## cedar
## FpCustomAddSub
module FpCustomAddSub 
# (
	parameter	ManWidth	=	16,
	parameter	ExpWidth	=	6
)
(Rst_i,Clk_i,A_i,B_i,AddSub_i,Nd_i,Result_o,ResultValid_o);
Settings: LEC_CHECK=0, CAP_MARGIN=20, CORE_MARGIN=9, CORE_UTILIZATION=40, GPL_TIMING_DRIVEN=0, SLEW_MARGIN=20; clock period 4.5 ns.
run.sh (not shown) runs the stock make flow with config.mk's settings and CLKGATE_MAP_FILE=.
diff inputs: cedar => umber
-- flow/config.mk --
<<< cedar, line 7
export LEC_CHECK = 0
export CAP_MARGIN = 20
export CORE_MARGIN = 9
export CORE_UTILIZATION = 40
export GPL_TIMING_DRIVEN = 0
export SLEW_MARGIN = 20
>>> umber, line 7
export LEC_CHECK = 0
export CAP_MARGIN = 20
export CORE_ASPECT_RATIO = 0.5
export CORE_MARGIN = 2
export CORE_UTILIZATION = 43
export CTS_CLUSTER_DIAMETER = 332
export CTS_CLUSTER_SIZE = 98
export PLACE_DENSITY = 0.35
export SETUP_SLACK_MARGIN = -0.23
export SLEW_MARGIN = 10
export TNS_END_PERCENT = 15
==> comparison <==
- In umber, the worst setup timing slack at the placement stage came out 810 ps above the value in cedar.
- Lower global routing usage on met3 was reported by cedar, not umber.
- Layout clock buffer count for umber: 2 down relative to cedar
- Across cedar and umber, the outcome is the same: a clean finish for every run.
What quartz does differently from umber at the input level:
==> flow/config.mk <==
export PLATFORM = sky130hd
export DESIGN_NAME = FpCustomAddSub
export DESIGN_NICKNAME = FpCustomAddSub
export VERILOG_FILES = /design/flow/design.v
export SDC_FILE = /design/flow/constraint.sdc
export NUM_CORES = 4
export LEC_CHECK = 0
export CAP_MARGIN = 20
export CORE_MARGIN = 2
export CORE_UTILIZATION = 65
export SLEW_MARGIN = 20
==> flow/constraint.sdc <==
create_clock -name core_clock -period 2.19 [get_ports {Clk_i}]
set_input_delay 0.4380 -clock core_clock [delete_from_list [all_inputs] [get_ports {Clk_i}]]
set_output_delay 0.4380 -clock core_clock [all_outputs]
set_load 0.01 [all_outputs]
Compared quartz vs umber, and die boundary height is up in quartz. Between umber and quartz, the flow reports area of the chip decreasing by more than a quarter. Against umber, half-perimeter wire length after placement in quartz came out worse. For the number of cell rows, quartz came in 15% higher than umber did. Synthesized cell count: umber vs quartz identical. quartz terminated abnormally: clock tree synthesis (4_1_cts) reported DPL-0033. umber has a higher post-placement setup slack than quartz. Of umber and quartz, the lower horizontal extent of the die belongs to quartz.
> inputs changed (quartz -> ember)
-- flow/config.mk --
<<< quartz, line 8
export CAP_MARGIN = 20
export CORE_MARGIN = 2
export CORE_UTILIZATION = 65
export SLEW_MARGIN = 20
>>> ember, line 8
export CAP_MARGIN = 20
export CORE_MARGIN = 2
export CORE_UTILIZATION = 57
export SETUP_SLACK_MARGIN = -0.18
export SLEW_MARGIN = 20
Results
- Number of standard-cell rows in the floorplan (higher): ember
- ember against quartz: die height +7.4 um, minimum setup slack after placement now sits higher, floorplan die width shows an increase of 6.5%, post-placement cell count +1.5%.
- On count of distinct cell types in the synthesized netlist, quartz and ember are neck and neck.
- Total die size | ember above quartz
- Comparing ember with quartz, the post-synthesis chip area from yosys came out essentially unchanged.
- Complete run, failing final checks: ember, reason negative setup slack.
- Summary: core area, ember worse than quartz
- Placed wire-length estimate after detailed placement, ember vs quartz: down by a few percent
- Re area after synthesis: no difference whatsoever between quartz and ember.

---

== run D ==
FpCustomAddSub again, from the RTL that the note above started with.
make LEC_CHECK=0 ABC_AREA=1 CAP_MARGIN=20 CORE_MARGIN=9 CORE_UTILIZATION=40 CTS_CLUSTER_DIAMETER=119 GPL_TIMING_DRIVEN=0 SLEW_MARGIN=20 finish   # period 4.5 ns
Run D | stages: all done | timing, DRC, antenna: all pass
Edits applied to the flow inputs when going from run D to run A:
--- a/flow/config.mk
+++ b/flow/config.mk
@@ -6,9 +6,13 @@
 export NUM_CORES = 4
 export LEC_CHECK = 0
-export ABC_AREA = 1
 export CAP_MARGIN = 20
+export CELL_PAD_IN_SITES_GLOBAL_PLACEMENT = 3
+export CORE_ASPECT_RATIO = 0.5
 export CORE_MARGIN = 9
 export CORE_UTILIZATION = 40
-export CTS_CLUSTER_DIAMETER = 119
+export CTS_CLUSTER_DIAMETER = 332
+export CTS_CLUSTER_SIZE = 98
 export GPL_TIMING_DRIVEN = 0
-export SLEW_MARGIN = 20
+export PLACE_DENSITY = 0.35
+export SLEW_MARGIN = 10
+export TNS_END_PERCENT = 15
Notes after the runs:
Summary of run A over run D: critical path depth down 7, final setup slack of the worst path decreased by 0.91 ns relative to the old numbers, post-layout minimum cycle time now larger. Power consumed by the clock network: run D vs run A — no meaningful difference. Count of clock-buffer cells in the layout (higher): run D. Summary of run A over run D: layout overhead on the synthesized area climbed 1.2 points, worst-skew pair later-pin latency barely changed. On run A: number of placement rows is 15 lower than what run D gave.
No activity file was given, so power comes from the tool's default toggle rates.
